## SP
module SP(
	clk,
	rst_n,
	in_valid,
	in_data,
	in_mode,
	out_valid,
	out_data
);
clock: 7.44 ns
lec_check: 0
cap_margin: 0
cell_pad_in_sites_detail_placement: 0
core_aspect_ratio: 0.99
core_margin: 2
core_utilization: 72
cts_cluster_size: 73
hold_slack_margin: 0.29
place_density_lb_addon: 0.0
setup_slack_margin: 2.11
slew_margin: 20
tns_end_percent: 100
run.sh (not shown) runs the stock make flow with config.mk's settings and CLKGATE_MAP_FILE=.
The first run ran to the end with violations: negative setup slack.
Then changed:
Settings changed: ABC_AREA set to 1, CAP_MARGIN 0 to 20, CELL_PAD_IN_SITES_DETAIL_PLACEMENT 0 to unset, CORE_ASPECT_RATIO 0.99 to unset, CTS_CLUSTER_SIZE 73 to unset, HOLD_SLACK_MARGIN 0.29 to unset, PLACE_DENSITY_LB_ADDON 0.0 to unset, SETUP_SLACK_MARGIN 2.11 to 0.38, TNS_END_PERCENT 100 to unset.
Clock period 7.44 ns to 3.08 ns, I/O delays scaled along.
Outcome:
- The new run did not get past global routing (5_1_grt) on GRT-0116
- area after synthesis increases by 2.1%
- die size increases by 2.1%
- synthesized cell count increases by 20%
Then changed:
Settings changed: ABC_AREA 1 to unset, CORE_UTILIZATION 72 to 66, SETUP_SLACK_MARGIN 0.38 to unset.
Clock period 3.08 ns to 8.53 ns, I/O delays scaled along.
Effect:
- Now the flow finished clean
- die area rose by 6.7%
- synthesized cell count went down by 16%
- synthesized area went down by 2.1%

SP again, from the RTL that the note above started with.
Design SP, start of the top module:
module SP(
	clk,
	rst_n,
	in_valid,
	in_data,
	in_mode,
	out_valid,
	out_data
);
clock: 7.12 ns
lec_check: 0
cap_margin: 20
cell_pad_in_sites_detail_placement: 0
core_aspect_ratio: 0.86
core_margin: 2
core_utilization: 72
cts_cluster_size: 28
place_density_lb_addon: 0.0
setup_slack_margin: 2.03
slew_margin: 20
tns_end_percent: 60
The first run produced a layout that fails on negative setup slack.
Rerun with:
- CELL_PAD_IN_SITES_DETAIL_PLACEMENT: 0 -> unset
- CORE_ASPECT_RATIO: 0.86 -> unset
- CORE_UTILIZATION: 72 -> 40
- CTS_CLUSTER_SIZE: 28 -> unset
- PLACE_DENSITY_LB_ADDON: 0.0 -> unset
- SETUP_SLACK_MARGIN: 2.03 -> unset
- TNS_END_PERCENT: 60 -> unset
- clock period: 7.12 -> 9.0 ns (I/O delays scaled with it)
What happened: This time the run completed with no timing, DRC or antenna violations. Final cell count increases by a few percent. Critical path depth decreases by 15. Setup slack improved by 1200 ps. Routed wire length decreases by a few percent. Worst hold slack got worse by 6.5 ps. Clock skew increases by 4.7 ps. Combinational power decreases by well over a third. Design area decreases by roughly a tenth. Total power decreases by well over a third.
Rerun with:
- ABC_AREA: unset -> 1
- CAP_MARGIN: 20 -> 35
- CELL_PAD_IN_SITES_GLOBAL_PLACEMENT: unset -> 2
- CORE_ASPECT_RATIO: unset -> 0.55
- CTS_CLUSTER_SIZE: unset -> 25
- GPL_ROUTABILITY_DRIVEN: unset -> 0
- GPL_TIMING_DRIVEN: unset -> 0
- HOLD_SLACK_MARGIN: unset -> 0.08
- MAX_ROUTING_LAYER: unset -> met4
- SLEW_MARGIN: 20 -> 0
Combinational power is higher by 53%.
Total power is higher by 32%.
Area after synthesis is higher by 2.1%.
Setup slack gets worse by 300 ps.
Global-route usage is higher by 9.7 points.
Cell area is higher by 3.3%.
Flip-flop count stays the same.
Clock-buffer cell count is lower by 37.
Worst hold slack gets better by 7.5 ps.
Rerun with:
- ABC_AREA: 1 -> unset
- CAP_MARGIN: 35 -> 20
- CELL_PAD_IN_SITES_GLOBAL_PLACEMENT: 2 -> unset
- CORE_ASPECT_RATIO: 0.55 -> unset
- CORE_UTILIZATION: 40 -> 71
- CTS_CLUSTER_SIZE: 25 -> unset
- GPL_ROUTABILITY_DRIVEN: 0 -> unset
- GPL_TIMING_DRIVEN: 0 -> unset
- HOLD_SLACK_MARGIN: 0.08 -> unset
- MAX_ROUTING_LAYER: met4 -> unset
- PLACE_DENSITY_LB_ADDON: unset -> 0.0
- SLEW_MARGIN: 0 -> 20
- clock period: 9.0 -> 7.05 ns (I/O delays scaled with it)
What happened:
- With this change the flow finished but failed the layout checks on negative setup slack
- sequential cell count is unchanged
- power rises by 14%
- clock-buffer cell count rises by 15
- fmax rises by 16%
- final area rises by 5.4%
- setup slack is worse by 740 ps
- cell count falls by 18%
- global-route usage rises by 11 points
- clock skew is about the same

run A:
SP again, from the RTL that the note above started with.
==> flow/design.v (excerpt) <==
module SP(
	clk,
	rst_n,
	in_valid,
	in_data,
	in_mode,
	out_valid,
	out_data
);
export LEC_CHECK = 0
export CAP_MARGIN = 20
export CELL_PAD_IN_SITES_DETAIL_PLACEMENT = 0
export CORE_ASPECT_RATIO = 0.67
export CORE_MARGIN = 2
export CORE_UTILIZATION = 58
export CTS_CLUSTER_SIZE = 28
export HOLD_SLACK_MARGIN = 0.22
export PLACE_DENSITY_LB_ADDON = 0.04
export SETUP_SLACK_MARGIN = 3.18
export SLEW_MARGIN = 20
export TNS_END_PERCENT = 60
create_clock -name core_clock -period 11.9 [get_ports {clk}]
Run A | stages: all done | timing, DRC, antenna: all pass
## Diff of input files: run B against run A
Settings: a change of CORE_UTILIZATION from 58 to 70; a change of SETUP_SLACK_MARGIN from 3.18 to 2.11; a change of the clock period (ns, I/O delays scaled along) from 11.9 to 7.95.
## What came out
Run comparison: run A worst-path cell with the longest stage delay sky130_fd_sc_hd__dfrtp_1; run B worst-path cell with the longest stage delay sky130_fd_sc_hd__fa_1. Total track usage, run A and run B: lower on run A. [compare] base=run A new=run B: power has increased, amount of wire on met3 after detailed routing has increased, die area has decreased, sum of routed wire segments on met1 has decreased, minimum period implied by the final worst setup slack has decreased. Number of global-route vias before repair ended up 7,555 higher on run B than on run A. Delta (run B minus run A): non-clock buffer count increased 310%, post-synthesis async set-or-reset flop share essentially unchanged, largest driver fanout on the critical path decreased 1.
Here is what was changed in the inputs of run C compared with run B.
Settings: removing CORE_ASPECT_RATIO (formerly 0.67); setting MAX_ROUTING_LAYER to met4 for the first time; removing TNS_END_PERCENT (formerly 60); removing HOLD_SLACK_MARGIN (formerly 0.22); removing SETUP_SLACK_MARGIN (formerly 2.11); removing PLACE_DENSITY_LB_ADDON (formerly 0.04); removing CELL_PAD_IN_SITES_DETAIL_PLACEMENT (formerly 0); removing CTS_CLUSTER_SIZE (formerly 28); changing the clock period (ns, I/O delays scaled along) from 7.95 to 8.32.
==> results <==
Routed length per placed instance: run C vs run B down 4.1 µm
Going from run B to run C, total of fill cells in the finished design climbed about 25%, delay of the slowest cell on the worst path climbed 40 ps, first-pass detailed-route iteration total dropped 7.
Run C reports its standard cell with the maximum stage delay on the critical path as sky130_fd_sc_hd__dfrtp_2 while run B reports sky130_fd_sc_hd__fa_1.

SP again, from the RTL that the note above started with.
Settings: LEC_CHECK=0, CAP_MARGIN=20, CORE_MARGIN=2, CORE_UTILIZATION=72, CTS_CLUSTER_SIZE=72, PLACE_DENSITY_LB_ADDON=0.0, SETUP_SLACK_MARGIN=2.19, SLEW_MARGIN=20; clock period 7.66 ns.
The starting point produced a layout that fails on negative setup slack.
Next try:
CORE_UTILIZATION = 40   (was 72)
CTS_CLUSTER_SIZE = not set   (was 72)
PLACE_DENSITY_LB_ADDON = not set   (was 0.0)
SETUP_SLACK_MARGIN = not set   (was 2.19)
clock period = 8.62 ns   (was 7.66 ns; I/O delays follow)
Outcome:
- The changed run went through all stages and came out clean
- sequential power goes down by about 9%
- hold slack gains 0.011 ns
- routed wire length goes down by 0.99%
- total power fell by about 27%
- sequential share of layout area is higher by 0.74 points
- synthesized area stays the same
- critical path depth is lower by 4
- cell count grows by 7.0%
- setup slack gains 0.62 ns
- register-to-register slack gains 0.62 ns
- first-iteration DRC count fell by about 33%
Next try:
PLACE_DENSITY = 0.77   (was not set)
SETUP_SLACK_MARGIN = 1.45   (was not set)
clock period = 5.03 ns   (was 8.62 ns; I/O delays follow)
After rerunning:
- The changed run finished but failed the layout checks on negative setup slack
- area after synthesis stays the same
- core utilization went up by 9.2 points
- final cell count went up by roughly a tenth
- first-iteration DRC count went up by a quarter to a third
- total power went up by well over a third
- combinational power went up to 2.9 times its value

old:
SP again, from the RTL that the note above started with.
make LEC_CHECK=0 CAP_MARGIN=0 CELL_PAD_IN_SITES_DETAIL_PLACEMENT=0 CORE_ASPECT_RATIO=0.99 CORE_MARGIN=2 CORE_UTILIZATION=72 CTS_CLUSTER_SIZE=73 PLACE_DENSITY_LB_ADDON=0.0 SETUP_SLACK_MARGIN=2.11 SLEW_MARGIN=20 TNS_END_PERCENT=100 finish   # period 7.44 ns
The final report for old shows a completed flow and a layout that fails verification, specifically setup timing.
diff inputs: old => new
Settings: CAP_MARGIN now 20, was 0; CELL_PAD_IN_SITES_DETAIL_PLACEMENT no longer set, was 0; ABC_AREA now 1, previously not set; SETUP_SLACK_MARGIN no longer set, was 2.11; PLACE_DENSITY_LB_ADDON no longer set, was 0.0; CORE_ASPECT_RATIO no longer set, was 0.99; CTS_CLUSTER_DIAMETER now 357, previously not set; TNS_END_PERCENT no longer set, was 100; CTS_CLUSTER_SIZE no longer set, was 73; the clock period (ns, I/O delays scaled along) now 3.08, was 7.44.
Results
In old the implementation completed, yet the final layout does not meet the checks, the culprit being setup timing. new did not make it past global routing, where a tool error ended it. old → new: area fraction in full adders, half adders and majority gates went down by 0.78 points, synthesized area went up by about 2%, quantity of hold-fixing buffers added after cts went up by 1, number of instances in the synthesized netlist went up by about 20%. When the final numbers for old and new were put side by side, the core footprint turned out to be smaller in old. Taking old over new, the number of distinct library cells after synthesis ratio works out to 1.5. Synthesized-area fraction occupied by xor and xnor cells in new is 1.4 points below old. On number of placed instances with taps included, the higher figure sits with new, not old.

SP again, from the RTL that the note above started with.
Settings: LEC_CHECK=0, ABC_AREA=1, CAP_MARGIN=20, CELL_PAD_IN_SITES_DETAIL_PLACEMENT=0, CELL_PAD_IN_SITES_GLOBAL_PLACEMENT=3, CORE_ASPECT_RATIO=0.67, CORE_MARGIN=2, CORE_UTILIZATION=62, CTS_CLUSTER_SIZE=28, GPL_ROUTABILITY_DRIVEN=0, HOLD_SLACK_MARGIN=0.22, PLACE_DENSITY_LB_ADDON=0.04, SLEW_MARGIN=5, TNS_END_PERCENT=60; clock period 11.9 ns.
The baseline ended with an error in global placement without I/O (FLW-0024).
==> next run, changes <==
- ABC_AREA: 1 -> unset
- CELL_PAD_IN_SITES_DETAIL_PLACEMENT: 0 -> unset
- CELL_PAD_IN_SITES_GLOBAL_PLACEMENT: 3 -> unset
- CORE_ASPECT_RATIO: 0.67 -> unset
- CORE_UTILIZATION: 62 -> 56
- CTS_CLUSTER_SIZE: 28 -> unset
- GPL_ROUTABILITY_DRIVEN: 0 -> unset
- HOLD_SLACK_MARGIN: 0.22 -> unset
- PLACE_DENSITY_LB_ADDON: 0.04 -> unset
- SLEW_MARGIN: 5 -> 20
- TNS_END_PERCENT: 60 -> unset
- clock period: 11.9 -> 4.82 ns (I/O delays scaled with it)
Outcome:
- With this change the flow finished but failed the layout checks on setup timing
- synthesized area drops by 2.1%
- die size climbs by 8.3%
- synthesized cell count drops by 16%
==> next run, changes <==
- CORE_UTILIZATION: 56 -> 40
- clock period: 4.82 -> 9.72 ns (I/O delays scaled with it)
Now the flow completed without violations.
Count of clock-buffer cells in the layout climbs by 2.
Core utilization drops by 30 points.
First-iteration DRC count drops by 9.7%.
Fmax drops by about 16%.
Synthesized cell count stays the same.
Total power drops by 65%.
Global-route usage drops by 12 points.
Cell count drops by about 8%.
Via count drops by 11%.
No activity file was given, so power comes from the tool's default toggle rates.
